### constraint.sdc
create_clock -name core_clock -period 10.8 [get_ports {clk}]
set_input_delay 2.1600 -clock core_clock [delete_from_list [all_inputs] [get_ports {clk}]]
set_output_delay 2.1600 -clock core_clock [all_outputs]
set_load 0.01 [all_outputs]
### config.mk
export PLATFORM = sky130hd
export DESIGN_NAME = risc16_core
export DESIGN_NICKNAME = risc16_core
export VERILOG_FILES = /design/flow/design.v
export SDC_FILE = /design/flow/constraint.sdc
export NUM_CORES = 4
export LEC_CHECK = 0
export CAP_MARGIN = 20
export CORE_MARGIN = 2
export CORE_UTILIZATION = 40
export SLEW_MARGIN = 20
### design.v
module regbank (
input logic clk, regwe, regrd,
input logic [4:0] rd_addr, rs_addr, wr_addr,
input logic [15:0] write_data,
output logic [15:0] rd, rs
); 
	logic [15:0] myreg[31:0];
	always_ff @(posedge clk)
	begin
		if (regwe)
		begin 
			if (wr_addr==0) myreg[wr_addr] <= 0;
			else if (wr_addr==1) myreg[wr_addr] <= 16'h0001;
			else myreg[wr_addr] <= write_data;
		end
	end
	assign rs = (regrd)? myreg[rs_addr]:0;
	assign rd = (regrd)? myreg[rd_addr]:0;
endmodule
module signExt (input logic [4:0] data_in,
		output logic [15:0] data_out);
	assign data_out = {{12{data_in[4]}},data_in[3:0]};
endmodule
module myAlu (input logic [15:0] A, B,
		input logic alusrc, reset,
                input logic [2:0] alu_cb,
                output logic [15:0] ALUOUT,
		output logic [3:0] status);
	logic [15:0] comp;
        always_comb
        begin
		if (reset)
		begin
			status = 4'd0;
			ALUOUT = 16'd0;
			comp = 16'd0;
		end
		else if (alusrc)
		begin
			case (alu_cb)
                        3'b000: begin  
				comp = 16'd0;
				ALUOUT = $signed(A) + $signed(B);
				if (ALUOUT == 16'd0)
					status[3] = 1'b1;
				else
					status[3] = 1'b0;
				if (ALUOUT[15] == 1'b1)
					status[2] = 1'b1;
				else
					status[2] = 1'b0;
				if ((A[15]==1'b0) && (B[15]==1'b0) && (ALUOUT[15] == 1'b1))
					status[1] = 1'b1;
				else
					status[1] = 1'b0;
				if ((A[15]==1'b1) && (B[15]==1'b1) && (ALUOUT[15] == 1'b0))
					status[1] = 1'b1;
				else
					status[1] = 1'b0;
				if (A>=B)
					status[0] = 1'b1;
				else
					status[0] = 1'b0;
				end
                        3'b001: begin  
				comp = 16'd0;
				ALUOUT = $signed(A) - $signed(B);
				if (A == B)
					status[3] = 1'b1;
				else
					status[3] = 1'b0;
				if (ALUOUT[15] == 1'b1)
					status[2] = 1'b1;
				else
					status[2] = 1'b0;
				if ((A[15]==1'b0) && (B[15]==1'b1) && (ALUOUT[15] == 1'b1))
					status[1] = 1'b1;
				else
					status[1] = 1'b0;
				if ((A[15]==1'b1) && (B[15]==1'b0) && (ALUOUT[15] == 1'b0))
					status[1] = 1'b1;
				else
					status[1] = 1'b0;
				if (A>=B)
					status[0] = 1'b1;
				else
					status[0] = 1'b0;
				end
			3'b010: begin  
				comp = 16'd0;
				ALUOUT = A&B;
				status[1] = 1'b0;
				if (ALUOUT == 16'd0)
					status[3] = 1'b1;
				else
					status[3] = 1'b0;
				if (ALUOUT[15] == 1'b1)
					status[2] = 1'b1;
				else
					status[2] = 1'b0;
				if (A>=B)
					status[0] = 1'b1;
				else
					status[0] = 1'b0;
				end
			3'b011: begin  
				comp = 16'd0;
				ALUOUT = A|B;
				status[1] = 1'b0;
				if (ALUOUT == 16'd0)
					status[3] = 1'b1;
				else
					status[3] = 1'b0;
				if (ALUOUT[15] == 1'b1)
					status[2] = 1'b1;
				else
					status[2] = 1'b0;
				if (A>=B)
					status[0] = 1'b1;
				else
					status[0] = 1'b0;
				end
			3'b100: begin  
				comp = 16'd0;
				ALUOUT = ~B;
				status[1] = 1'b0;
				status[0] = 1'b0;
				if (ALUOUT == 16'd0)
					status[3] = 1'b1;
				else
					status[3] = 1'b0;
				if (ALUOUT[15] == 1'b1)
					status[2] = 1'b1;
				else
					status[2] = 1'b0;
				end
			3'b101: begin
				ALUOUT = 16'd0;  
				comp = $signed(A) - $signed(B);
				if (A == B)
					status[3] = 1'b1;
				else
					status[3] = 1'b0;
				if (comp[15] == 1'b1)
					status[2] = 1'b1;
				else
					status[2] = 1'b0;
				if ((A[15]==1'b0) && (B[15]==1'b1) && (comp[15] == 1'b1))
					status[1] = 1'b1;
				else
					status[1] = 1'b0;
				if ((A[15]==1'b1) && (B[15]==1'b0) && (comp[15] == 1'b0))
					status[1] = 1'b1;
				else
					status[1] = 1'b0;
				if (A>=B)
					status[0] = 1'b1;
				else
					status[0] = 1'b0;
				end
			default: begin
				ALUOUT = 16'd0;
				comp = 16'd0;
				status = 4'd0;
				end
			endcase
		end
		else 
		begin
			ALUOUT = 16'd0;
			comp = 16'd0;
			status = 4'd0;
                end
	end
endmodule
module datapath(
input logic clk, reg_we,alusrc,reg_rd,lw_add_e,sw_add_e, lwi, w0, w1, reset,
input logic [2:0] alu_cb,
input logic [4:0] lw_addr, sw_addr_d, sw_addr_s,
input wire [15:0] ins,
input  wire [15:0] data_in,
input logic [6:0] mem_addr,
output logic ri,
output logic [6:0] addr,
output logic [6:0] daddr,
output logic [15:0] data,
output logic [3:0] status
);
logic [15:0] rd, rs, aluout, rs_reg, rs_im, reg_in;
logic [4:0] rbank_wr,rd_addr,rs_addr;
regbank my_reg(.clk(clk), .regwe(reg_we), .regrd(reg_rd), .rd_addr(rd_addr), .rs_addr(rs_addr), .wr_addr(rbank_wr), .write_data(reg_in), .rd(rd), .rs(rs_reg) );
myAlu alu(.A(rd), .B(rs), .alusrc(alusrc), .reset(reset), .alu_cb(alu_cb), .ALUOUT(aluout), .status(status[3:0]));
signExt sign(.data_in(ins[5:1]), .data_out(rs_im));
assign rs = (ins[11])? rs_im : rs_reg; 
assign addr = mem_addr;
assign daddr = (lw_add_e||sw_add_e) ? (rs_reg[6:0]):7'b0;
always_comb
begin
	if (lwi)
	begin
		reg_in = ins[15:0];
	end
	else if (lw_add_e)
	begin
		reg_in = data_in[15:0];
	end
	else
	begin
		reg_in = aluout;
	end
	if (w0) rbank_wr = 0;
	else if (w1) rbank_wr = 5'b00001;
	else if (lwi) rbank_wr = lw_addr;
	else rbank_wr = ins[10:6];
	if (sw_add_e)
	begin
		rd_addr = sw_addr_d;
		rs_addr = sw_addr_s;
		data = rd[15:0];
		ri = 1'b0;
	end
	else
	begin
		rd_addr = ins[10:6];
		rs_addr = ins[5:1];
		data = 16'b0;
		ri = 1'b1;
	end
end
endmodule
module control(
input logic start, clk, reset, 
input logic [3:0] status,
input wire [15:0] ins, 
output logic [2:0] alu_cb,
output logic [4:0] lw_addr, sw_addr_d, sw_addr_s,
output logic [6:0] mem_addr,
output logic mem_we,reg_we,alusrc,reg_rd,lw_add_e,sw_add_e,lwi,done,w0,w1);
	logic [6:0] pc,ra;
	logic lwe,swe,swd,go,stop, lwei,lw_add_ei,mem_rd;
	logic [3:0] status_int;
	typedef enum logic [3:0] {s0, s1, s2, s3, s4, s5, s6, s7,s8,s9,s10,s11} statetype;
        statetype state, nextstate;
	always_ff @(posedge clk)
	begin
		if (reset)  state <= s0;
		else if (start) state <= s1;
		else if (go) state <= nextstate;
	end
	always_comb
        begin
                case (state)
                        s0: begin
				if(start) nextstate = s1;
				else nextstate = s0;
			    end
                        s1: nextstate = s2;
			s2: nextstate = s3;
			s3: nextstate = s5;
                        s4: begin 
				if(lwei) nextstate = s6;
				else if(lwe) nextstate = s8;
				else if (stop) nextstate = s9;
				else nextstate = s5;
			    end
			s5: nextstate = s4;
			s6: nextstate = s7;
			s7: nextstate = s10;
			s8: nextstate = s11;
                        s9: begin
				if (start) nextstate = s1; 
				else nextstate = s9;
			    end
			s10: nextstate = s11;
			s11: nextstate = s4;
			default: nextstate = s0;
                endcase
        end
	always_ff @(posedge clk)
	begin
	if (nextstate == s0)
	begin 
		go <= 1'b0;
		done <= 1'b0;
		stop <= 1'b0;
		alusrc <= 1'b0;
		reg_we <= 1'b0;
		lwe <= 1'b0;
		swe <= 1'b0;
		mem_rd <= 1'b1;
		reg_rd <= 1'b0;
		w0 <= 1'b0;
		w1 <= 1'b0;
		lw_add_e <= 1'b0;
		sw_add_e <= 1'b0;
		lwi <= 1'b0;
		lwei <= 1'b0;
		swd <= 1'b0;
		alu_cb <= 3'b0;
		lw_addr <= 4'b0;
		sw_addr_d <= 4'b0;
		sw_addr_s <= 4'b0;
		lw_add_ei <= 1'b0;
		pc <= 7'd0;
		ra <= 7'd0;
		status_int <= 4'b0;
	end
	else if (nextstate == s1)
	begin
		go <= 1'b1;
		done <= 1'b0;
		reg_rd <= 1'b1;
	end
	else if (nextstate == s2)
	begin
		w0 <= 1'b1;
		reg_we <= 1'b1;
	end
	else if (nextstate == s3)
	begin
		w0 <= 1'b0;
		w1 <= 1'b1;
		mem_rd <= 1'b1;
		reg_we <= 1'b1;
	end
	else if (nextstate == s4)
	begin
		reg_we <= 1'b0;
		mem_rd <= 1'b1;
		alusrc <= 1'b0;
		status_int <= status;
		if (lwe)
			begin
			reg_we <= 1'b1;
			end	
	end
	else if (nextstate == s5)
	begin
	w1 <= 1'b0;
	case (ins[15:12])
	4'd0: begin	
		alusrc <= 1'b0;
		reg_we <= 1'b0;
		lwe <= 1'b0;
		swe <= 1'b0;
		mem_rd <= 1'b1;
		reg_rd <= 1'b1;
		lwi <= 1'b0;
		if (ins[0])
		begin	
			stop <= 1'b1;
			pc <= pc;
		end
		else
			pc <= pc + 1;
	     end
	4'd1: begin
		alu_cb <= 3'b0;
		alusrc <= 1'b1;
		reg_we <= 1'b1;
		lwi <= 1'b0;
		lwe <= 1'b0;
		swe <= 1'b0;
		lw_add_e <= 1'b0;
		sw_add_e <= 1'b0;
		pc <= pc + 1;
	     end
	4'd2: begin
		alu_cb <= 3'b001;
		alusrc <= 1'b1;
		reg_we <= 1'b1;
		lwi <= 1'b0;
		lwe <= 1'b0;
		swe <= 1'b0;
		lw_add_e <= 1'b0;
		sw_add_e <= 1'b0;
		pc <= pc + 1;
	     end
	4'd3: begin
		alu_cb <= 3'b010;
		alusrc <= 1'b1;
		reg_we <= 1'b1;
		lwi <= 1'b0;
		lwe <= 1'b0;
		swe <= 1'b0;
		lw_add_e <= 1'b0;
		sw_add_e <= 1'b0;
		pc <= pc + 1;
	     end
	4'd4: begin
		alu_cb <= 3'b011;
		alusrc <= 1'b1;
		reg_we <= 1'b1;
		lwi <= 1'b0;
		lwe <= 1'b0;
		swe <= 1'b0;
		lw_add_e <= 1'b0;
		sw_add_e <= 1'b0;
		pc <= pc + 1;
	     end
	4'd5: begin
		alu_cb <= 3'b100;
		alusrc <= 1'b1;
		reg_we <= 1'b1;
		lwi <= 1'b0;
		lwe <= 1'b0;
		swe <= 1'b0;
		lw_add_e <= 1'b0;
		sw_add_e <= 1'b0;
		pc <= pc + 1;
	     end 
	4'd6: begin
		alu_cb <= 3'b101;
		alusrc <= 1'b1;
		reg_we <= 1'b0;
		lwi <= 1'b0;
		lwe <= 1'b0;
		swe <= 1'b0;
		lw_add_e <= 1'b0;
		sw_add_e <= 1'b0;
		pc <= pc + 1;
	     end
	4'd7:begin
		alusrc <= 1'b0;
		reg_we <= 1'b0;
		sw_add_e <= 1'b0;
		swe <= 1'b0;
		lw_addr <= ins[10:6];
		if (ins[11])
		begin 
		lwei <= 1'b1;
		pc <= pc+1;
		end
		else
		begin
		lw_add_e <= 1'b1;
		lwei <= 1'b0;
		lwe <= 1'b1;
		pc <= pc;
		end
	   end
	4'd8:begin
		sw_addr_d <= ins[10:6];
		sw_addr_s <= ins[5:1];
		alusrc <= 1'b0;
		reg_we <= 1'b0;
		lw_add_e <= 1'b0;
		sw_add_e <= 1'b1;
		lwe <= 1'b0;
		lwi <= 1'b0;
		pc <= pc + 1;
	   end
	4'd9: begin
		alusrc <= 1'b0;
		reg_we <= 1'b0;
		lwe <= 1'b0;
		swe <= 1'b0;
		lwi <= 1'b0;
		lw_add_e <= 1'b0;
		sw_add_e <= 1'b0;
		pc <= ins[7:1];
	     end
	4'd10: begin
		alusrc <= 1'b0;
		reg_we <= 1'b0;
		lwi <= 1'b0;
		lwe <= 1'b0;
		swe <= 1'b0;
		lw_add_e <= 1'b0;
		sw_add_e <= 1'b0;
		if (status_int[3])
		pc <= ins[7:1];
		else pc <= pc + 1;
	     end
	4'd11: begin
		alusrc <= 1'b0;
		reg_we <= 1'b0;
		lwi <= 1'b0;
		lwe <= 1'b0;
		swe <= 1'b0;
		lw_add_e <= 1'b0;
		sw_add_e <= 1'b0;
		if (status_int[3] == 1'b0)
		pc <= ins[7:1];
		else pc <= pc + 1;
	     end
	4'd12: begin
		alusrc <= 1'b0;
		reg_we <= 1'b0;
		lwi <= 1'b0;
		lwe <= 1'b0;
		swe <= 1'b0;
		lw_add_e <= 1'b0;
		sw_add_e <= 1'b0;
		if (status_int[0])
		pc <= ins[7:1];
		else pc <= pc + 1;
	     end
	4'd13: begin
		alusrc <= 1'b0;
		reg_we <= 1'b0;
		lwi <= 1'b0;
		lwe <= 1'b0;
		swe <= 1'b0;
		lw_add_e <= 1'b0;
		sw_add_e <= 1'b0;
		if (status_int[2])
		pc <= ins[7:1];
		else pc <= pc + 1;
	     end
	4'd14: begin
		alusrc <= 1'b0;
		reg_we <= 1'b0;
		lwi <= 1'b0;
		lwe <= 1'b0;
		swe <= 1'b0;
		lw_add_e <= 1'b0;
		sw_add_e <= 1'b0;
		ra <= pc+1;
		pc <= ins[7:1];
	     end
	4'd15: begin
		alusrc <= 1'b0;
		reg_we <= 1'b0;
		lwi <= 1'b0;
		lwe <= 1'b0;
		swe <= 1'b0;
		lw_add_e <= 1'b0;
		sw_add_e <= 1'b0;
		pc <= ra;
	     end
	endcase
	end		
	else if (nextstate == s6)
	begin
		lwei <= 1'b0;		 
	end
	else if (nextstate == s7)
	begin
		lwi <= 1'b1;
		reg_we <= 1'b1;		 
	end
	else if (nextstate == s10)
	begin
		lwi <= 1'b0;
		reg_we <= 1'b0;
		pc <= pc + 1;
	end
	else if (nextstate == s8)
	begin
		lwe <= 1'b0;
		reg_we <= 1'b0;
		lw_add_e <= 1'b0;
		pc <= pc + 1;
	end
	else if (nextstate == s9)
	begin
		go <= 1'b0;
		lw_add_e <= 1'b0;
		sw_add_e <= 1'b0;
		swd <= 1'b0;
		alusrc <= 1'b0;
		reg_we <= 1'b0;
		lwe <= 1'b0;
		swe <= 1'b0;
		mem_rd <= 1'b0;
		reg_rd <= 1'b0;
		stop <= 1'b0;
		done <= 1'b1;
	end
	end
	assign mem_we=(mem_rd)?1'b1:1'b0;
	assign mem_addr = pc;
endmodule
module risc16_core (
input  logic        clk, reset, start,
output logic        done,
output logic [6:0]  imem_addr,
input  logic [15:0] imem_rdata,
output logic [6:0]  dmem_addr,
output logic        dmem_we,
output logic [15:0] dmem_wdata,
input  logic [15:0] dmem_rdata
);
logic mem_we,reg_we,alusrc,reg_rd,lw_add_e,sw_add_e,lwi,w0,w1,ri;
logic [3:0] status;
logic [6:0] c_mem_addr,d_addr,daddr_in;
logic [15:0] ins, rdata_in;
logic [2:0] alu_cb;
logic [4:0] lw_addr,sw_addr_d, sw_addr_s;
assign ins = imem_rdata;
assign imem_addr = d_addr;
assign dmem_addr = daddr_in;
assign dmem_we = ~ri;
assign dmem_wdata = rdata_in;
control cb(.start(start), .clk(clk), .reset(reset), .status(status), .ins(ins), .alu_cb(alu_cb), .mem_addr(c_mem_addr), .mem_we(mem_we),.reg_we(reg_we),.alusrc(alusrc),.reg_rd(reg_rd),.lw_add_e(lw_add_e),.sw_add_e(sw_add_e),.lwi(lwi),.done(done), .w0(w0), .w1(w1), .lw_addr(lw_addr), .sw_addr_d(sw_addr_d), .sw_addr_s(sw_addr_s));
datapath dp(.clk(clk), .reg_we(reg_we), .alusrc(alusrc), .reg_rd(reg_rd), .lw_add_e(lw_add_e), .sw_add_e(sw_add_e), .lwi(lwi), .alu_cb(alu_cb), .mem_addr(c_mem_addr), .ins(ins), .addr(d_addr), .data(rdata_in), .status(status), .w0(w0), .w1(w1), .reset(reset), .lw_addr(lw_addr), .data_in(dmem_rdata), .daddr(daddr_in), .ri(ri), .sw_addr_d(sw_addr_d), .sw_addr_s(sw_addr_s));
endmodule
### run.sh
#!/bin/bash
# the make line also repeats each setting of config.mk as NAME=value (left out here)
make -C /OpenROAD-flow-scripts/flow DESIGN_CONFIG=/design/flow/config.mk WORK_HOME=/design/flow/orfs CLKGATE_MAP_FILE= finish
==> results.txt, run 1 <==
Implementation numbers.

- The data required time at the worst endpoint is 8640 ps.
- The number of buffer and inverter instances along the worst setup path is 4.
- The post-cts sizing count reads 0.
- The script extracted a net switching power of 1.47 mW.
- The portion of the clock cycle consumed by the worst path in the final layout is 84.6%.
- The routed via count is around 26k.
- The number of buffers inserted for hold repair after clock tree synthesis is 0.
- The number of antenna violations at the first check in global routing reads 0.
- Total global-route track usage over all layers is 28.0%.
- The largest fanout on the critical path reads 22.
- The end point of the critical path reads dmem_wdata[8].
- The combinational fraction of design power reads between 15 and 20%.
- The count of port buffers added during placement is approximately 66.
- The type of origin of the critical path reads an input port.
- The number of nets in the final layout reads roughly 3.0k.
- The critical path start-end classification reads input port to output pin.
- STA lists the startpoint of the worst hold path as cb.lw_addr[0].
- The area reported by Yosys stat reads ~32000 µm².
- Walking the worst path, the cells encountered are clkdlybuf4s50_1, nor2b_1, a21oi_4, buf_4, mux4_2, nand2_1, a311oi_1, a31oi_1, nor2b_1, inv_1, nor2_1, clkdlybuf4s50_1.
- The core utilization at floorplan is around two fifths.
- Power comes to 5.38 mW.
- The global-route wire length before repair is around 170 mm.
- The basic-gate share of the synthesized area counting and, or, nand and nor cells reads about 15%.
- The main area contributors are edfxtp_1 (47%), mux4_2 (9.2%), nand2_1 (6.0%).
- The floorplan step defined a core boundary enclosing roughly 80000 µm².
- The net switching share of the total power is between 20 and 30%.
- Looking at the max-slew report, the worst-margin pin has a slew of ~1200 ps.
- The launch point of the worst reg-to-reg path reads cb.sw_add_e.
- The share of synthesized cell area in full adder, half adder and majority cells is under 10%.
- From the final report, the count of setup violators was given as 0.
- The total leakage power reads approximately 12 nW.
- The sequential-cell power consumption is around 2.5 mW.
- The most frequent cell after synthesis reads nand2_1.
- The skew report gives the latency at the later pin of the worst-skew pair as approximately 650 ps.
- Dividing the synthesized area by the synthesized cell count gives ~11 µm².
- The wire length per cell is 29.3 µm.
- The flop-to-flop setup slack is ~2800 ps.
- The largest individual stage delay along the critical path comes from the cell a311oi_1.
- The power report attributes to the clock group a share of between 30% and 40%.
- After detailed placement, the total cell area comes to around 34000 µm².
- The share of async-settable or async-resettable flops after synthesis is 0%.
- The logic depth of the worst register-to-register path is 25.
- The cell-mix breakdown from Yosys lists the compound-gate area share as roughly 15%.
- For this design the top-level I/O count stands at around 67.
- The post-synthesis instance total is approximately 2.9k.
- The final setup TNS reads 0 ps.
- The most used flip-flop cell after synthesis is edfxtp_1.
- The final hold slack is 467 ps.
- The netlist area before placement reads between 30000 and 40000 µm².
- The total inserted antenna cells is 0.
- Of all cell types, the one taking the most synthesized area is edfxtp_1.
- The stage delay of the slowest cell on the critical path reads about 960 ps.
- The headroom to the max-slew limit is 19.9%.
- The detailed placer's ending HPWL reads 73.6 mm.
- After floorplanning, the core was divided into around 100 placement rows.
- Once layout is complete, the cells apart from fillers number 4034.
- The total power divided by cell area is between 100 and 150 nW/µm².
- The tool warning count is 63.
- The worst hold path belongs to the class flip-flop to flip-flop.
- The dominant non-sequential cell family after synthesis reads AND-OR/OR-AND gates.
- The total die size reads between 80000 and 90000 µm².
- The dominant delay contributor by cell family on the critical path is AND-OR/OR-AND gates.
- The chip height reads 289 µm.
- The area of the multi-input gates is 14800 µm².
- The tally of yosys warning messages reads 4.
- The kind of end point of the critical path is an output pin.
- Power attributed to the clock group is 2.09 mW.
- The CTS buffer count is roughly 60.
- Synthesis instantiated ~93 different standard cells from the library.
- The residual overflow from global routing reads 0.
- The number of sinks handled by clock tree synthesis is 575.
- The arrival time at the worst endpoint reads between 6000 and 7000 ps.
- The die is between 200 and 300 µm wide.
- The cell chosen for the clock root reads clkbuf_16.
- The post-synth tally of flip-flops with integrated enable is just over 500.
- The number of maximum-capacitance violations is 0.
- The worst-case hold path end point is cb.lw_addr[0].
- The hold violation count in the final report is 0.
- The start point of the critical path is imem_rdata[7].
- Counting buffers and inverters, the worst setup path is 12 cells deep.
- The synthesized net count is just over 3k.
- Combinational power for this build is roughly 0.84 mW.
- The worst flop-to-flop path endpoint is dp.my_reg.myreg[7][14].
- The total internal power reads between 3 and 4 mW.
- The post-CTS clock slew at the launch and capture registers of the worst setup and hold paths reads ~60 ps.
- The cell-mix breakdown from Yosys lists the XOR/XNOR area share as 0.699%.
- The synthesized design contains roughly 580 register bits.
- The weighted congestion reported at the end of routability-driven placement reads a little over 0.9.
- The area fraction of the dominant cell type after synthesis is a little under half.
- Once iteration 0 of detailed routing completed, the report listed about 3.5k DRC markers.
- The maximum buffer depth of the clock tree is 3.
- In the final layout, flip-flops and latches occupy 16600 µm².
- The detailed-route wire length is between 100 and 150 mm.
- The area added between synthesis and finish reads 12.5%.
- The final non-filler cell area is about 36000 µm².
- The share of power burned in registers reads a little under half.
- The power group with the highest consumption reads registers.
- The deepest level of the CTS H-tree is 2.
- Entering global routing, the biggest net connects 165 pins.
- The count of instantiated cells in the yosys netlist is 2934.
- Setup repair after global routing left no endpoint under its margin.
- Yosys reports that the most numerous cell types are nand2_1 (519), edfxtp_1 (512), nor2_1 (167), a21oi_1 (155), nand3_1 (154).
- The average via count per standard cell reads approximately 6.5.
- The number of filler cells placed in the layout is ~7.2k.
- The number of placed instances with taps included reads between 3k and 4k.
- The run finished with no timing, DRC or antenna violations.
- The synthesis run shows multiplexers occupying a little under an eighth of the cell area.
- The number of detailed-route iterations in the first pass reads 6.
- The highest ir drop seen on vdd is 0.142 mV.
- The depth of the worst hold-timing path is 2.
- The final worst clock skew reads ~25 ps.
- The number of remaining DRC errors is 0.
- Timing would allow up to 0.109 GHz.
- The number of nets with antenna violations after detailed routing is 0.
- The shortest clock period the worst path allows after layout is approximately 9100 ps.
- The number of global-route vias before repair reads 25.4k.
- The post-CTS setup buffer count reads 0.
- The max-slew violation count is 0.
- The fraction of the yosys area taken by sequential cells is roughly half.
- The clock tree from TritonCTS reads done.
## cell type report
class | count | area share [%]
repair buffers | 158 | 3.92
well taps | 1060 | 3.64
multi-input cells | 2052 | 40.6
flip-flops and latches | 575 | 45.7
inverters | 77 | 0.793
clock buffers | 74 | 4.38
clock inverters | 38 | 1.01
## stage by stage
| step | worst slack (ps) | util [%] |
|---|---|---|
| floorplan | 2960 | - |
| global placement | 1640 | 42.9 |
| detailed placement | 1630 | 42.9 |
| CTS | 1750 | 45.4 |
| global route | 1560 | 45.4 |
| finish | 1660 | 45.4 |
## routing by layer
layer  GRT usage, %  share of wire [%]  up-vias
li1               -                  -    11200
met1           38.6                 40    13200
met2           43.5                 45     1589
met3           5.23                 10      303
met4           11.9                4.6        0
met5              0                  0        -
==> run 2, diff against run 1 <==
CAP_MARGIN = 15   (was 20)
CORE_MARGIN = 9   (was 2)
CTS_CLUSTER_SIZE = 71   (was unset)
GPL_ROUTABILITY_DRIVEN = 0   (was unset)
GPL_TIMING_DRIVEN = 0   (was unset)
HOLD_SLACK_MARGIN = -0.08   (was unset)
MAX_ROUTING_LAYER = met4   (was unset)
PLACE_DENSITY = 0.72   (was unset)
SETUP_SLACK_MARGIN = 0.68   (was unset)
SLEW_MARGIN = 10   (was 20)
TNS_END_PERCENT = 60   (was unset)
clock period = 7.0 ns   (was 10.8 ns; I/O delays follow)
==> run 2 against run 1 <==
  * First-iteration DRC count grew 79%
  * Sequential share of layout area shrank 3.8 points
  * Hold slack lost 6.1 ps
  * Clock skew grew 7.7 ps
  * Routed wire length grew 18%
  * Synthesized cell count is the same
  * Worst setup slack lost 1000 ps
  * Largest cell class unchanged
==> results.txt, run 2 <==
Implementation numbers.

- The post-CTS clock slew at the launch and capture registers of the worst setup and hold paths is 70 ps (about the same).
- The synthesis report lists the most area-consuming cells as edfxtp_1 (47%), mux4_2 (9.2%), nand2_1 (6.0%).
- The most frequent cell after synthesis is nand2_1.
- The CTS buffer count reads 57 (-5.0%).
- The tally of yosys warning messages is 4 (unchanged).
- The setup slack at placement reads -2000 ps (-3630 ps).
- The number of maximum-capacitance violations reads 0 (unchanged).
- STA lists the startpoint of the worst hold path as cb.state[1].
- The detailed-route wire length reads 140 mm (+18%).
- The cell chosen for the clock root is clkbuf_16.
- The highest ir drop seen on vdd came to 0.259 mV (+82%).
- The number of distinct library cells after synthesis reads 93 (unchanged).
- The netlist area before placement reads 32400 µm² (unchanged).
- Based on the critical path, the design can be clocked at up to 0.157 GHz.
- The flip-flop cell with the highest count after synthesis reads edfxtp_1.
- The combinational power was 1.69 mW (+100%).
- The area of the multi-input gates was 15700 µm² (+6.4%).
- The total number of placement rows came to 103 (-0.96%).
- The first-iteration detailed-routing DRC count reads 6347 (+79%).
- The count of instantiated cells in the yosys netlist reads 2934 (unchanged).
- The clock share of power is 35.9% (-2.9 points).
- The headroom to the max-slew limit is 3.20% (-17 points).
- The clock insertion delay at the later pin of the skew report came to 680 ps (+30 ps).
- The share of synthesized cell area in full adder, half adder and majority cells is 2.11% (unchanged).
- The startpoint identified for the worst register-to-register timing path is cb.sw_add_e.
- OpenSTA lists the critical path endpoint as dmem_wdata[14].
- The number of placed instances with taps included reads 4074 (+3.9%).
- The post-synthesis instance total reads 2934 (unchanged).
- The total leakage power reads 13.5 nW (+12%).
- The detailed placer's ending HPWL is 89.7 mm (+22%).
- The flop-to-flop setup slack is 630 ps (-2170 ps).
- The core area was 79600 µm² (-0.80%).
- The deepest level of the CTS H-tree reads 2 (unchanged).
- The global-route wire length before repair is 194 mm (+12%).
- The cell type contributing the most total cell area after synthesis reads edfxtp_1.
- The number of nets with antenna violations after detailed routing came to 0 (unchanged).
- The power dissipated by switching net loads is 2.55 mW (+73%).
- The total power divided by cell area is 215 nW/µm² (+46%).
- The number of buffers inserted for hold repair after clock tree synthesis was 0 (unchanged).
- The number of global-route vias before repair reads 28.2k (+11%).
- The basic-gate share of the synthesized area counting and, or, nand and nor cells is 14.9% (unchanged).
- Ranked by instance count, the synthesized netlist is headed by nand2_1 (519), edfxtp_1 (512), nor2_1 (167), a21oi_1 (155), nand3_1 (154).
- The share of async-settable or async-resettable flops after synthesis reads 0% (unchanged).
- The routed via count reads 30.4k (+15%).
- The critical path start-end classification is flip-flop to output pin.
- The logic depth of the worst register-to-register path reads 29 (+16%).
- The largest fanout on the critical path is 10 (-55%).
- The kind of end point of the critical path reads an output pin.
- The pin count of the biggest net entering global routing is 33 (-80%).
- The signal on the critical path passes through buf_6, buf_6, buf_6, buf_4, buf_4, buf_4, mux2_4, clkbuf_4, and3_1, a311oi_2, a31oi_1, nor2b_1, inv_1, nor2_1, clkdlybuf4s50_1.
- The number of detailed-route iterations in the first pass reads 14 (+8).
- The number of endpoints failing setup at the final stage reads 0 (unchanged).
- The worst flop-to-flop path endpoint is dp.my_reg.myreg[13][6].
- The maximum buffer depth of the clock tree was 3 (unchanged).
- The tool warning count is 63 (unchanged).
- The detailed router used layers up to and including met4.
- The final hold slack is 461 ps (-6.05 ps).
- The clock network power consumption reads 3.07 mW (+47%).
- The detailed route wirelength on metal3 is 26.4 mm (+120%).
- The hold violation count in the final report reads 0 (unchanged).
- The slew at the pin closest to its max-slew limit reads 1450 ps (+263 ps).
- The flow ran to the end and the layout has no timing, DRC or antenna violations.
- The dominant delay contributor by cell family on the critical path reads buffers and inverters.
- The combinational fraction of design power came to 19.8% (+4.3 points).
- The I/O pin count is 67 (unchanged).
- The total internal power came to 6.01 mW (+54%).
- The arrival time at the worst endpoint is 4980 ps (-2000 ps).
- The area fraction in xor and xnor cells reads 0.699% (unchanged).
- The class of the most critical hold timing path is flip-flop to flip-flop.
- The data required time at the worst endpoint is 5600 ps (-3040 ps).
- The core utilization at floorplan is 40.7% (+0.33 points).
- The shortest clock period the worst path allows after layout reads 6380 ps.
- The logic depth of the worst path, buffers included reads 15 (+3).
- The post-synth tally of flip-flops with integrated enable reads 512 (unchanged).
- The power after layout was 8.55 mW (+59%).
- The post-synthesis share of cell area spent on and-or and or-and gates is 15.1% (unchanged).
- The share of power burned in registers reads 44.3% (-1.4 points).
- The area reported by Yosys stat reads 32400 µm² (unchanged).
- The number of sinks handled by clock tree synthesis is 575 (unchanged).
- The start point of the critical path reads cb.sw_add_e.
- The flip-flop and latch count after synthesis reads 575 (unchanged).
- The timing report shows that the slowest cell on the worst path is clkdlybuf4s50_1.
- The non-filler instance count after layout is 4279 (+6.1%).
- The depth of the worst hold-timing path was 2 (unchanged).
- In this run the layout overhead on the synthesized area is reported as 22.8%.
- The fraction of synthesized area in multiplexers was 11.6% (unchanged).
- The net switching share of the total power is 29.8% (+2.5 points).
- In the hold report, the worst path ends at cb.state[1].
- The number of nets in the final layout is 3266 (+8.4%).
- The routed length on met2 reads 56.6 mm (+5.2%).
- The wire length per cell reads 32.7 µm (+11%).
- Per report_power, the top consumer among the power groups is registers.
- The worst path setup slack after routing was 622 ps (-1040 ps).
- The residual overflow from global routing is 0 (unchanged).
- The type of origin of the critical path is a flip-flop.
- The fraction of the yosys area taken by sequential cells reads 51.4% (unchanged).
- The dominant non-sequential cell family after synthesis is AND-OR/OR-AND gates.
- The number of antenna violations at the first check in global routing reads 5 (+5).
- The total die size was 91500 µm² (+9.9%).
- The combined global-route utilization of all metal layers came to 29.6% (+1.6 points).
- The portion of the clock cycle consumed by the worst path in the final layout is 91.1% (+6.5 points).
- The number of buffer and inverter instances along the worst setup path was 9 (+5).
- The stage delay of the slowest cell on the critical path reads 550 ps (-410 ps).
- The number of remaining DRC errors is 0 (unchanged).
- The horizontal die dimension is 303 µm (+4.9%).
- The synthesized net count is 3023 (unchanged).
- The synthesized area per cell reads 11.0 µm² (unchanged).
- The number of filler cells placed in the layout reads 6737 (-6.8%).
- The max-slew violation count is 0 (unchanged).
- Setup repair after global routing left no endpoint under its margin.
- The final worst clock skew is 32.8 ps (+7.71 ps).
- The count of port buffers added during placement came to 60 (-9.1%).
- The chip height came to 303 µm (+4.9%).
- The final setup TNS is 0 ps (unchanged).
- TritonCTS built the clock tree.
- The detailed-routing wirelength on met1 is 43.7 mm (-7.7%).
- The sequential-cell power consumption is 3.79 mW (+54%).
- The average via count per standard cell reads 7.09 (+8.7%).
- The area fraction of the dominant cell type after synthesis reads 47.5% (unchanged).
- The register cell area after layout is 16600 µm² (about the same).
## run 2: metrics by stage
step,area [µm²],utilization [%]
after floorplan,32500,-
after detailed placement,35100,44.1
after global placement,34400,43.2
final,39800,49.9
after global routing,39800,49.9
after CTS,39000,49.0
## run 2: timing repair
| action | 4_1_cts | 5_1_grt |
|---|---|---|
| resized | 399 | 155 |
| pin swaps | 37 | 41 |
| setup endpoints to repair | 504 | 323 |
| setup buffers | 72 | 12 |
| gates cloned | 8 | 1 |
## run 2: area by class of cell
class / instances / share of cell area [%]
buffer: 230 / 5.04
antenna: 6 / 0.0378
tap: 1050 / 3.30
clock buffer: 64 / 3.65
clock inverter: 41 / 0.837
sequential: 575 / 41.8
inverter: 77 / 0.743
multi-input combinational: 2055 / 39.6
timing repair buffer: 181 / 4.95
## run 2: routing by layer
layer	vias up	global-route usage (%)
met2	3412	41.0
met5	-	-
met4	0	20.5
met1	14100	33.0
met3	1078	14.7
li1	11700	-
==> run 3, diff against run 2 <==
CAP_MARGIN = 5   (was 15)
CELL_PAD_IN_SITES_DETAIL_PLACEMENT = 0   (was unset)
CELL_PAD_IN_SITES_GLOBAL_PLACEMENT = 1   (was unset)
CORE_ASPECT_RATIO = 1.22   (was unset)
CORE_MARGIN = 2   (was 9)
CORE_UTILIZATION = 72   (was 40)
CTS_CLUSTER_SIZE = unset   (was 71)
GPL_ROUTABILITY_DRIVEN = 1   (was 0)
GPL_TIMING_DRIVEN = 1   (was 0)
HOLD_SLACK_MARGIN = unset   (was -0.08)
MAX_ROUTING_LAYER = unset   (was met4)
PLACE_DENSITY = 0.65   (was 0.72)
SETUP_SLACK_MARGIN = 0.91   (was 0.68)
SLEW_MARGIN = 20   (was 10)
TNS_END_PERCENT = 55   (was 60)
clock period = 1.82 ns   (was 7.0 ns; I/O delays follow)
==> run 3 against run 2 <==
  * The run now fails in global placement without I/O (3_1_place_gp_skip_io)
  * Synthesized cell count unchanged
  * Area after synthesis unchanged
  * Die area down 49%
==> results.txt, run 3 <==
From the run reports.

- The number of distinct library cells after synthesis reads 93 (unchanged).
- The post-synthesis instance total came to 2934 (unchanged).
- The core utilization at floorplan is 73.2% (+33 points).
- The total number of placement rows reads 85 (-17%).
- The flip-flop and latch count after synthesis is 575 (unchanged).
- The area reported by Yosys stat is 32400 µm² (unchanged).
- The fraction of the yosys area taken by sequential cells is 51.4% (unchanged).
- The core area is 44200 µm² (-44%).
- The first error in the log reads "[ERROR GPL-0301] Utilization 101.600 % exceeds 100%".
- Sorting the synthesized cells by area gives the leading types as edfxtp_1 (47%), mux4_2 (9.2%), nand2_1 (6.0%).
- The share of synthesized cell area in full adder, half adder and majority cells is 2.11% (unchanged).
- The synthesized net count reads 3023 (unchanged).
- The netlist area before placement is 32400 µm² (unchanged).
- The synthesized area per cell reads 11.0 µm² (unchanged).
- The total die size is 46700 µm² (-49%).
- The post-synthesis share of cell area spent on and-or and or-and gates came to 15.1% (unchanged).
- The dominant non-sequential cell family after synthesis reads AND-OR/OR-AND gates.
- The tally of yosys warning messages is 4 (unchanged).
- The count of instantiated cells in the yosys netlist reads 2934 (unchanged).
- The basic-gate share of the synthesized area counting and, or, nand and nor cells reads 14.9% (unchanged).
- The most frequent cell after synthesis is nand2_1.
- The horizontal die dimension reads 196 µm (-35%).
- The share of async-settable or async-resettable flops after synthesis reads 0% (unchanged).
- The post-synth tally of flip-flops with integrated enable reads 512 (unchanged).
- The fraction of synthesized area in multiplexers reads 11.6% (unchanged).
- The run stopped with a tool error.
- The area fraction of the dominant cell type after synthesis is 47.5% (unchanged).
- The chip height reads 238 µm (-21%).
- The cell type contributing the most total cell area after synthesis is edfxtp_1.
- The area fraction in xor and xnor cells came to 0.699% (unchanged).
- Counting instances in the post-synthesis netlist gives the leading cell types as nand2_1 (519), edfxtp_1 (512), nor2_1 (167), a21oi_1 (155), nand3_1 (154).
- The failing step is global placement without I/O (3_1_place_gp_skip_io).
- The flip-flop cell with the highest count after synthesis reads edfxtp_1.
==> run 4, diff against run 3 <==
ABC_AREA = 1   (was unset)
CELL_PAD_IN_SITES_GLOBAL_PLACEMENT = unset   (was 1)
CORE_ASPECT_RATIO = 0.9   (was 1.22)
CORE_UTILIZATION = 64   (was 72)
CTS_CLUSTER_DIAMETER = 322   (was unset)
CTS_CLUSTER_SIZE = 21   (was unset)
GPL_ROUTABILITY_DRIVEN = 0   (was 1)
MAX_ROUTING_LAYER = met4   (was unset)
PLACE_DENSITY = unset   (was 0.65)
PLACE_DENSITY_LB_ADDON = 0.06   (was unset)
SETUP_SLACK_MARGIN = 1.08   (was 0.91)
clock period = 3.81 ns   (was 1.82 ns; I/O delays follow)
==> run 4 against run 3 <==
  * Area after synthesis is 2.7% lower
  * Die area is 9.3% higher
  * Synthesized cell count is 22% higher
  * The run fails in global routing (5_1_grt)
==> results.txt, run 4 <==
From the run reports.

- The count of port buffers added during placement is around 66.
- Global routing consumed, over all layers together, between 70 and 80% of the routing resources.
- The count of instantiated cells in the yosys netlist reads 3566 (+22%).
- The share of async-settable or async-resettable flops after synthesis is 0% (unchanged).
- The CTS buffer count reads 31.
- The netlist area before placement reads 31500 µm² (-2.7%).
- The run stopped with a tool error.
- The tally of yosys warning messages is 4 (unchanged).
- The area reported by Yosys stat is 31500 µm² (-2.7%).
- The post-synth tally of flip-flops with integrated enable is 512 (unchanged).
- Ranked by total cell area, the synthesized netlist is headed by edfxtp_1 (49%), nand2_1 (10%), nand3_1 (7.8%).
- The cell chosen for the clock root is clkbuf_16.
- The residual overflow from global routing reads 16.
- The maximum buffer depth of the clock tree is 3.
- The stage where the run came to a stop is global routing (5_1_grt).
- The post-synthesis instance total is 3566 (+22%).
- The number of distinct library cells after synthesis is 54 (-42%).
- The basic-gate share of the synthesized area counting and, or, nand and nor cells was 21.6% (+6.7 points).
- The post-synthesis share of cell area spent on and-or and or-and gates is 16.2% (+1.1 points).
- The total number of placement rows reads 77 (-9.4%).
- The flip-flop cell with the highest count after synthesis is edfxtp_1.
- Among all cell types in the netlist, the one instantiated most often is nand2_1.
- The flip-flop and latch count after synthesis reads 575 (unchanged).
- The area fraction of the dominant cell type after synthesis is 48.8% (+1.3 points).
- The HPWL after detailed placement is 81.9 mm.
- The synthesized area per cell came to 8.84 µm² (-20%).
- The synthesis run shows the most used standard cells to be nand2_1 (853), edfxtp_1 (512), nand3_1 (490), a21oi_1 (376), inv_1 (227).
- The share of synthesized cell area in full adder, half adder and majority cells is 2.17% (+0.058 points).
- After clock tree synthesis, the flow added hold-fix buffers numbering 0.
- The synthesized net count reads 3655 (+21%).
- The chip height is 215 µm (-10%).
- The horizontal die dimension reads 238 µm (+21%).
- The number of sinks handled by clock tree synthesis reads ~580.
- The fraction of the yosys area taken by sequential cells is 52.8% (+1.4 points).
- The core utilization at floorplan reads 64.5% (-8.7 points).
- The core area is 48800 µm² (+10%).
- The area fraction in xor and xnor cells came to 0.528% (-0.17 points).
- The I/O pin count is 67.
- CTS built an H-tree with a depth of 1.
- The total die size reads 51000 µm² (+9.3%).
- The fraction of synthesized area in multiplexers reads 0% (-12 points).
- The tool reported: "[ERROR GRT-0232] Routing congestion too high. Check the congestion heatmap in the GUI".
- The cell type contributing the most total cell area after synthesis is edfxtp_1.
- The dominant non-sequential cell family after synthesis is simple AND/OR/NAND/NOR gates.
-- run 4: repair_timing --
action	CTS
buffers inserted	116
pin swaps	105
endpoints found under the setup margin	546
gates cloned	24
gates resized	324
-- run 4: layer usage --
metal  overflow  track usage, %
met4          4            62.5
met3          2            60.6
met2          6            85.6
met5          -               -
met1          4            75.1
-- run 4: metrics by stage --
| stage | instances | cell area [µm²] | setup slack [ps] | utilization [%] | hold WS (ps) |
|---|---|---|---|---|---|
| 2_1_floorplan | 3566 | 32100 | -888 | - | 424 |
| 3_3_place_gp | 4587 | 37300 | -2010 | 76.3 | 434 |
| 3_5_place_dp | 4587 | 37300 | -2200 | 76.3 | 444 |
| 4_1_cts | 4785 | 41200 | -1040 | 84.3 | 459 |
==> run 5, diff against run 4 <==
CAP_MARGIN = 20   (was 5)
CELL_PAD_IN_SITES_DETAIL_PLACEMENT = unset   (was 0)
CORE_ASPECT_RATIO = unset   (was 0.9)
CORE_UTILIZATION = 58   (was 64)
CTS_CLUSTER_DIAMETER = unset   (was 322)
CTS_CLUSTER_SIZE = 47   (was 21)
GPL_ROUTABILITY_DRIVEN = unset   (was 0)
GPL_TIMING_DRIVEN = unset   (was 1)
HOLD_SLACK_MARGIN = 0.27   (was unset)
MAX_ROUTING_LAYER = unset   (was met4)
SETUP_SLACK_MARGIN = 1.12   (was 1.08)
TNS_END_PERCENT = unset   (was 55)
==> run 5 against run 4 <==
  * The layout now fails its checks (max-capacitance violations, max-slew violations, negative setup slack)
  * Die area up 10%
  * Synthesized cell count unchanged
  * Area after synthesis unchanged
==> results.txt, run 5 <==
Implementation numbers.

- The flow ran to the end, but the layout failed its checks.
- The checks that failed were max-capacitance violations, max-slew violations, negative setup slack.
- The flip-flop and latch count after synthesis reads 575 (unchanged).
- Cells fill between 80 and 90% of the core in the end.
- The post-synthesis share of cell area spent on and-or and or-and gates came to 16.2% (unchanged).
- The power dissipated by switching net loads is slightly above 5 mW.
- The total number of placement rows is 85 (+10%).
- Once routing completed, OpenROAD measured the worst setup slack at -1380 ps.
- The dominant non-sequential cell family after synthesis reads simple AND/OR/NAND/NOR gates.
- The number of sinks handled by clock tree synthesis is 575 (unchanged).
- The flip-flop cell with the highest count after synthesis is edfxtp_1.
- Clock-pin slew was measured on the worst setup and hold paths at around 60 ps.
- The power group with the highest consumption is registers.
- The number of buffers inserted for hold repair after clock tree synthesis is 0 (unchanged).
- The share of async-settable or async-resettable flops after synthesis reads 0% (unchanged).
- In this run the critical register-to-register path is captured at dp.my_reg.myreg[9][14].
- The placed standard-cell area is 37800 µm² (+1.4%).
- The most used routing layer reads met2.
- According to the timing report, the data required time at the worst endpoint equals 4350 ps.
- The share of synthesized cell area in full adder, half adder and majority cells reads 2.17% (unchanged).
- The tally of yosys warning messages is 4 (unchanged).
- The first-iteration detailed-routing DRC count reads about 7.4k.
- For the combinational group, total power comes out at approximately 4.2 mW.
- Max-cap violations in this run came to 1.
- The launch point of the worst reg-to-reg path reads cb.sw_add_e.
- The clock share of power is a little over a third.
- The number of endpoints failing setup at the final stage reads 538.
- Along the worst hold path, the cell count comes to 2.
- The combined global-route utilization of all metal layers is around half.
- The residual overflow from global routing is 0.
- The met1 usage in global routing is roughly three fifths.
- The netlist area before placement is 31500 µm² (unchanged).
- For reference, the most critical setup path is categorized as flip-flop to flip-flop.
- The share of power burned in registers reads 40.0%.
- The number of global-route vias before repair is approximately 34k.
- The cell type contributing the most total cell area after synthesis reads edfxtp_1.
- The OpenROAD report gives the critical path a data arrival time of ~5700 ps.
- The flop-to-flop setup slack is -1380 ps.
- The synthesized area per cell reads 8.84 µm² (unchanged).
- The CTS buffer count reads 59 (+90%).
- The count of instantiated cells in the yosys netlist came to 3566 (unchanged).
- For this run, the slowest stage of the critical path takes 400 ps.
- Clock skew on the completed layout was measured at roughly 79 ps.
- The chip height is 237 µm (+11%).
- The fraction of the yosys area taken by sequential cells was 52.8% (unchanged).
- The deepest level of the CTS H-tree was 2 (+1).
- The area added between synthesis and finish reads 41.1%.
- The global-route wire length before repair reads between 200 and 250 mm.
- The total die size is 56200 µm² (+10%).
- Among cell families on the critical path, the largest total delay comes from buffers and inverters.
- The synthesized net count is 3655 (unchanged).
- The layout report lists the combined flip-flop and latch area as 16600 µm².
- The wire length per cell is 30.1 µm.
- The number of distinct library cells after synthesis was 54 (unchanged).
- The start point of the worst hold path is cb.ra[0].
- The number of antenna violations at the first check in global routing is 4.
- The core area is 53800 µm² (+10%).
- The sequential-cell power consumption reads 6.86 mW.
- The tool warning count reads around 65.
- For this block, the routed nets add up to between 150 and 200 mm of wire.
- The setup slack at placement reads -2260 ps (-60.9 ps).
- Setup repair after global routing could not meet its margin everywhere.
- The maximum buffer depth of the clock tree is 3 (unchanged).
- The post-synthesis instance total is 3566 (unchanged).
- The non-filler instance count after layout is around 5k.
- The number of placed instances with taps included was 4710 (+2.7%).
- The combinational fraction of design power is about a quarter.
- The clock network power consumption reads 6.11 mW.
- The portion of the clock cycle consumed by the worst path in the final layout reads 136%.
- The pin count of the biggest net entering global routing reads 37.
- The fraction of synthesized area in multiplexers reads 0% (unchanged).
- The global-route track usage on met3 is between 20% and 30%.
- The largest fanout on the critical path reads 19.
- After synthesis, the most frequently instantiated cells are nand2_1 (853), edfxtp_1 (512), nand3_1 (490), a21oi_1 (376), inv_1 (227).
- The skew report gives the latency at the later pin of the worst-skew pair as 730 ps.
- Yosys attributes the largest share of cell area to edfxtp_1 (49%), nand2_1 (10%), nand3_1 (7.8%).
- The count of port buffers added during placement reads 66 (unchanged).
- The area reported by Yosys stat reads 31500 µm² (unchanged).
- The clock tree from TritonCTS reads done.
- Measured in cells, the most critical reg-to-reg path has a length of 29.
- The highest ir drop seen on vdd is 0.491 mV.
- The post-synth tally of flip-flops with integrated enable is 512 (unchanged).
- Counting buffers and inverters, the worst setup path is 29 cells deep.
- The placement summary gives the final routability congestion estimate as a little over 1.
- Per the detail_route report, vias per standard cell equal 7.05.
- The number of detailed-route iterations in the first pass is 23.
- The worst-case hold path end point is cb.ra[0].
- The horizontal die dimension reads 237 µm (-0.34%).
- The total internal power reads 12.0 mW.
- The kind of end point of the critical path is a flip-flop.
- nand2_1 is the most common cell in the netlist.
- At the end of the flow, the number of nets in the layout was 4364.
- The library cell contributing the largest single delay on the critical path is dfxtp_4.
- For reference, the final report shows the max-slew violation count at 3.
- The end point of the critical path reads dp.my_reg.myreg[9][14].
- After layout, the minimum clock period comes to a little over 5000 ps.
- met2 track demand over resource after global routing is roughly three quarters.
- In this run the worst hold path is classified as flip-flop to flip-flop.
- Per the post-run analysis, buffers plus inverters along the critical path come to 11.
- Per the OpenROAD power report, leakage power amounts to 17.5 nW.
- The final non-filler cell area reads roughly 44000 µm².
- The core utilization at floorplan reads 58.6% (-6.0 points).
- The I/O pin count reads 67 (unchanged).
- The start point of the critical path is cb.sw_add_e.
- The net switching share of the total power is a little under a third.
- The area fraction of the dominant cell type after synthesis came to 48.8% (unchanged).
- The detailed placer's ending HPWL was 85.0 mm (+3.8%).
- The hold violation count in the final report is 0.
- The type of origin of the critical path reads a flip-flop.
- The total power divided by cell area is approximately 390 nW/µm².
- The slew at the pin closest to its max-slew limit is 1570 ps.
- The number of remaining DRC errors reads 0.
- The final layout report lists a filler cell count of 2903.
- The cell chosen for the clock root is clkbuf_16.
- In this run the tightest slew margin relative to its limit is -5.59%.
- The area fraction in xor and xnor cells reads 0.528% (unchanged).
- The basic-gate share of the synthesized area counting and, or, nand and nor cells came to 21.6% (unchanged).
- The maximum clock rate is 0.193 GHz.
- The number of nets with antenna violations after detailed routing is 0.
- The layout report lists the multi-input gate area as between 10000 and 15000 µm².
- The routed via count reads ~35k.
[run 5: area by class of cell]
type,count,share of cell area [%]
inverters,238,2.11
well taps,696,1.96
clock inverters,33,0.920
repair buffers,880,20.5
clock buffers,78,3.48
multi-input cells,2521,33.6
flip-flops and latches,575,37.4
diodes,3,0.0169
[run 5: routing by layer]
layer	routed length (µm)	share of wire (%)	vias to the layer above
met4	16300	11	4
met2	61800	41	3709
li1	-	-	14200
met3	26600	18	1339
met5	46	0.030	-
met1	46300	31	16200
[run 5: per-stage QoR]
step	power, mW	hold WS [ps]	TNS (ps)
floorplan	8.47	424	-299500
global placement	9.98	437	-911550
detailed placement	10.0	447	-935520
CTS	16.4	454	-358660
global route	17.4	463	-567960
finish	17.1	457	-533460
[run 5: timing repair]
item,CTS,global route
cloned,36,12
setup endpoints to repair,570,953
buffers inserted,99,52
pin swaps,90,96
gates resized,360,163
endpoints found under the hold margin,0,0
==> run 6, diff against run 5 <==
ABC_AREA = unset   (was 1)
CORE_UTILIZATION = 67   (was 58)
CTS_CLUSTER_DIAMETER = 374   (was unset)
CTS_CLUSTER_SIZE = 24   (was 47)
HOLD_SLACK_MARGIN = unset   (was 0.27)
PLACE_DENSITY_LB_ADDON = unset   (was 0.06)
SETUP_SLACK_MARGIN = unset   (was 1.12)
clock period = 5.36 ns   (was 3.81 ns; I/O delays follow)
==> run 6 against run 5 <==
  * The layout fails its checks (negative setup slack)
  * Routed wire length decreased by 3.3%
  * Sequential power is 28% lower
  * Sequential share of layout area up 3.6 points
  * Hold slack gained 5.9 ps
  * Clock-buffer cell count decreased by 41
  * Fmax shrank 14%
  * Non-clock buffer count down 215
  * Critical endpoint unchanged
==> results.txt, run 6 <==
Implementation numbers.

- The netlist area before placement is 32400 µm² (+2.8%).
- The combined global-route utilization of all metal layers is 53.7% (+3.6 points).
- The count of instantiated cells in the yosys netlist came to 2934 (-18%).
- The depth of the worst hold-timing path is 2 (unchanged).
- Yosys attributes the largest share of cell area to edfxtp_1 (47%), mux4_2 (9.2%), nand2_1 (6.0%).
- The share of synthesized cell area in full adder, half adder and majority cells reads 2.11% (-0.058 points).
- The average via count per standard cell was 8.19 (+16%).
- The deepest level of the CTS H-tree reads 1 (-1).
- For reference, the top logic cell family by area is AND-OR/OR-AND gates.
- The maximum clock rate is 0.166 GHz (-14%).
- The weighted congestion reported at the end of routability-driven placement is 1.03 (+0.82%).
- The tool warning count reads 66 (+1.5%).
- The portion of the clock cycle consumed by the worst path in the final layout reads 112% (-24 points).
- The synthesized area per cell came to 11.0 µm² (+25%).
- The CTS buffer count is 27 (-54%).
- The net switching share of the total power is 30.2% (+0.15 points).
- The post-synthesis instance total is 2934 (-18%).
- The sequential-cell power consumption was 4.97 mW (-28%).
- The stage delay of the slowest cell on the critical path reads 680 ps (+280 ps).
- The basic-gate share of the synthesized area counting and, or, nand and nor cells came to 14.9% (-6.7 points).
- The number of nets in the final layout was 3489 (-20%).
- The global-route wire length before repair reads 196 mm (-5.9%).
- The logic depth of the worst register-to-register path came to 24 (-17%).
- The clock network power consumption reads 2.43 mW (-60%).
- The flow ran to the end, but the layout failed its checks.
- The clock share of power is 24.4% (-11 points).
- The flip-flop and latch count after synthesis is 575 (unchanged).
- The non-filler instance count after layout is 4027 (-20%).
- In this run the critical register-to-register path is captured at dp.my_reg.myreg[9][14].
- The detailed placer's ending HPWL is 83.8 mm (-1.3%).
- The slew at the pin closest to its max-slew limit is 1170 ps (-393 ps).
- The total leakage power is 14.5 nW (-17%).
- The hold violation count in the final report reads 0 (unchanged).
- The number of distinct library cells after synthesis is 93 (+72%).
- The setup slack at placement is -1430 ps (+826 ps).
- The number of maximum-capacitance violations came to 0 (-1).
- The total number of placement rows came to 80 (-5.9%).
- The post-synth tally of flip-flops with integrated enable was 512 (unchanged).
- The arrival time at the worst endpoint reads 6380 ps (+650 ps).
- The clock insertion delay at the later pin of the skew report is 640 ps (-90 ps).
- Setup repair after global routing could not meet its margin everywhere.
- The logic depth of the worst path, buffers included is 24 (-17%).
- The type of origin of the critical path reads a flip-flop.
- The area fraction in xor and xnor cells is 0.699% (+0.17 points).
- The tree is rooted in a clkbuf_16.
- The detailed-route wire length reads 146 mm (-3.3%).
- The final setup TNS reads -93960 ps (+439500 ps).
- The combinational power is 2.59 mW (-38%).
- Per the synthesis report, the dominant area consumer among library cells is edfxtp_1.
- The core area is 47700 µm² (-11%).
- The largest fanout on the critical path reads 9 (-10).
- The area added between synthesis and finish reads 25.4%.
- The start point of the worst hold path reads cb.lw_addr[0].
- The final worst clock skew reads 42.8 ps (-35.9 ps).
- The clock tree from TritonCTS reads done.
- The total die size is 50100 µm² (-11%).
- The horizontal die dimension is 224 µm (-5.6%).
- The commonest register cell is edfxtp_1.
- The combinational fraction of design power was 25.9% (+1.6 points).
- Of all power groups, the one with the highest power is registers.
- The number of endpoints failing setup at the final stage was 374 (-30%).
- The startpoint identified for the worst register-to-register timing path is cb.sw_add_e.
- The area fraction of the dominant cell type after synthesis reads 47.5% (-1.3 points).
- The worst path setup slack after routing came to -653 ps (+723 ps).
- The headroom to the max-slew limit came to 21.5% (+27 points).
- The number of placed instances with taps included reads 3879 (-18%).
- The total internal power is 6.97 mW (-42%).
- In this design, the largest share of critical-path delay is due to AND-OR/OR-AND gates.
- The post-synthesis share of cell area spent on and-or and or-and gates was 15.1% (-1.1 points).
- The number of global-route vias before repair reads 30.5k (-9.5%).
- The residual overflow from global routing is 0 (unchanged).
- In this run the worst setup path terminates at dp.my_reg.myreg[9][14].
- The worst-case hold path end point is cb.lw_addr[0].
- The chip height reads 224 µm (-5.6%).
- The most frequent cell on the critical path is buf_4.
- The number of buffers inserted for hold repair after clock tree synthesis is 0 (unchanged).
- The most frequent cell after synthesis is nand2_1.
- The maximum buffer depth of the clock tree is 3 (unchanged).
- The reasons given for failing layout checks are negative setup slack.
- The number of nets with antenna violations after detailed routing reads 0 (unchanged).
- The fraction of the yosys area taken by sequential cells is 51.4% (-1.4 points).
- The I/O pin count reads 67 (unchanged).
- The flop-to-flop setup slack reads -650 ps (+720 ps).
- The area reported by Yosys stat was 32400 µm² (+2.8%).
- The synthesized net count is 3023 (-17%).
- The share of power burned in registers reads 49.7% (+9.7 points).
- The fraction of synthesized area in multiplexers reads 11.6% (+12 points).
- The critical path is of the flip-flop to flip-flop type.
- The tally of yosys warning messages reads 4 (unchanged).
- The start point of the critical path reads cb.sw_add_e.
- The count of port buffers added during placement is 66 (unchanged).
- The number of remaining DRC errors was 0 (unchanged).
- The power after layout reads 9.99 mW (-42%).
- The signal on the critical path passes through buf_4, buf_4, nand2_1, nand2_1, buf_12, buf_4, nand2_1, o32a_4, o21a_1, inv_1, ha_4, buf_6, inv_1, o21ai_2, a21oi_4, nor4_2, nor2_1, a221o_1, o41ai_4, xnor2_2, a221oi_4, buf_4, o22ai_4, clkbuf_16.
- The post-CTS clock slew at the launch and capture registers of the worst setup and hold paths was 110 ps (+50 ps).
- The final hold slack came to 463 ps (+5.94 ps).
- The number of detailed-route iterations in the first pass reads 17 (-26%).
- The core utilization at floorplan is 67.8% (+9.3 points).
- The pin count of the biggest net entering global routing is 45 (+22%).
- The power dissipated by switching net loads is 3.02 mW (-41%).
- The library cell contributing the largest single delay on the critical path reads o32a_4.
- The number of sinks handled by clock tree synthesis is 575 (unchanged).
- The number of buffer and inverter instances along the worst setup path reads 9 (-2).
- The shortest clock period the worst path allows after layout is 6010 ps (+827 ps).
- The highest ir drop seen on vdd was 0.388 mV (-21%).
- The total power divided by cell area was 246 nW/µm² (-36%).
- The max-slew violation count was 0 (-3).
- The first-iteration detailed-routing DRC count reads 7524 (+1.9%).
- The routed via count reads 33.0k (-6.9%).
- By count the netlist is led by nand2_1 (519), edfxtp_1 (512), nor2_1 (167), a21oi_1 (155), nand3_1 (154).
- The worst setup path is captured at a flip-flop.
- The class of the most critical hold timing path reads flip-flop to flip-flop.
- The number of antenna violations at the first check in global routing is 7 (+3).
- The wire length per cell is 36.3 µm (+21%).
- The data required time at the worst endpoint reads 5730 ps (+1380 ps).
- The share of async-settable or async-resettable flops after synthesis was 0% (unchanged).
[run 6: per-stage QoR]
step	util [%]	instance area, µm²
floorplan	-	32800
global route	85.1	40600
CTS	83.2	39700
finish	85.1	40600
global placement	78.4	37400
detailed placement	78.4	37400
[run 6: cell type report]
cell class / count / area (µm²)
repair buffers: 665 / 6380
clock buffers: 37 / 713
diodes: 3 / 7.51
clock inverters: 1 / 17.5
flip-flops and latches: 575 / 16600
multi-input cells: 2054 / 15800
inverters: 77 / 290
fillers: 2260 / 7130
well taps: 615 / 769
[run 6: timing repair]
action / CTS / global route
pin swaps: 28 / 47
buffers inserted: 64 / 29
setup endpoints to repair: 401 / 430
cloned: 13 / 3
gates resized: 172 / 129
[run 6: per-layer routing]
layer  wire (µm)  track usage (%)
met2       58200             78.4
met1       41700             63.5
met5         200                0
met4       17200             36.8
met3       28900             25.0
==> run 7, diff against run 6 <==
CORE_UTILIZATION = 66   (was 67)
CTS_CLUSTER_DIAMETER = unset   (was 374)
CTS_CLUSTER_SIZE = 15   (was 24)
SETUP_SLACK_MARGIN = -0.38   (was unset)
clock period = 5.11 ns   (was 5.36 ns; I/O delays follow)
==> run 7 against run 6 <==
  * Area after synthesis is the same
  * Synthesized cell count stayed put
  * Die area grew 1.5%
  * The run now fails in global routing (5_1_grt)
==> results.txt, run 7 <==
From the run reports.

- The run stopped with a tool error.
- The failing step reads global routing (5_1_grt).
- The dominant non-sequential cell family after synthesis reads AND-OR/OR-AND gates.
- The most frequent cell after synthesis reads nand2_1.
- The cell chosen for the clock root reads clkbuf_16.
- The fraction of the yosys area taken by sequential cells reads 51.4% (unchanged).
- The netlist area before placement is 32400 µm² (unchanged).
- The count of instantiated cells in the yosys netlist reads 2934 (unchanged).
- The chip height reads 226 µm (+0.74%).
- The number of placed instances with taps included is 3896 (+0.44%).
- The core area reads 48600 µm² (+1.9%).
- The area fraction of the dominant cell type after synthesis is 47.5% (unchanged).
- The post-synthesis instance total was 2934 (unchanged).
- The share of async-settable or async-resettable flops after synthesis is 0% (unchanged).
- In the synthesized netlist, the cells that appear most often are nand2_1 (519), edfxtp_1 (512), nor2_1 (167), a21oi_1 (155), nand3_1 (154).
- The post-synth tally of flip-flops with integrated enable reads 512 (unchanged).
- The flip-flop and latch count after synthesis is 575 (unchanged).
- The CTS buffer count is 57 (+110%).
- The fraction of synthesized area in multiplexers reads 11.6% (unchanged).
- The share of synthesized cell area in full adder, half adder and majority cells is 2.11% (unchanged).
- The flip-flop cell with the highest count after synthesis reads edfxtp_1.
- The synthesized area per cell reads 11.0 µm² (unchanged).
- The number of sinks handled by clock tree synthesis reads 575 (unchanged).
- The total die size reads 50900 µm² (+1.5%).
- The post-synthesis share of cell area spent on and-or and or-and gates reads 15.1% (unchanged).
- The I/O pin count is 67 (unchanged).
- The detailed placer's ending HPWL reads 84.4 mm (+0.61%).
- The basic-gate share of the synthesized area counting and, or, nand and nor cells reads 14.9% (unchanged).
- The synthesized net count is 3023 (unchanged).
- The count of port buffers added during placement reads 66 (unchanged).
- The area reported by Yosys stat came to 32400 µm² (unchanged).
- The total number of placement rows was 81 (+1.3%).
- The horizontal die dimension reads 226 µm (+0.74%).
- The cell type contributing the most total cell area after synthesis reads edfxtp_1.
- The weighted congestion reported at the end of routability-driven placement is 0.997 (-3.3%).
- The area fraction in xor and xnor cells is 0.699% (unchanged).
- By area the synthesized netlist is led by edfxtp_1 (47%), mux4_2 (9.2%), nand2_1 (6.0%).
- The maximum buffer depth of the clock tree was 3 (unchanged).
- The tally of yosys warning messages is 4 (unchanged).
- The deepest level of the CTS H-tree is 2 (+1).
- The core utilization at floorplan reads 66.6% (-1.3 points).
- The number of distinct library cells after synthesis reads 93 (unchanged).
-- run 7: what timing repair did --
action	4_1_cts
buffers inserted	24
setup endpoints to repair	435
cloned	4
pin swaps	14
hold buffers	0
gates resized	81
-- run 7: metrics by stage --
step | cell area, µm² | setup TNS [ps] | total power, mW | hold WS, ps | setup WS, ps
floorplan | 32800 | -93550 | 6.45 | 427 | -386
global placement | 37400 | -657960 | 7.40 | 437 | -1890
detailed placement | 37500 | -704690 | 7.45 | 443 | -2070
CTS | 40100 | -111080 | 11.8 | 459 | -549
Power is estimated from default activity; no workload was simulated.
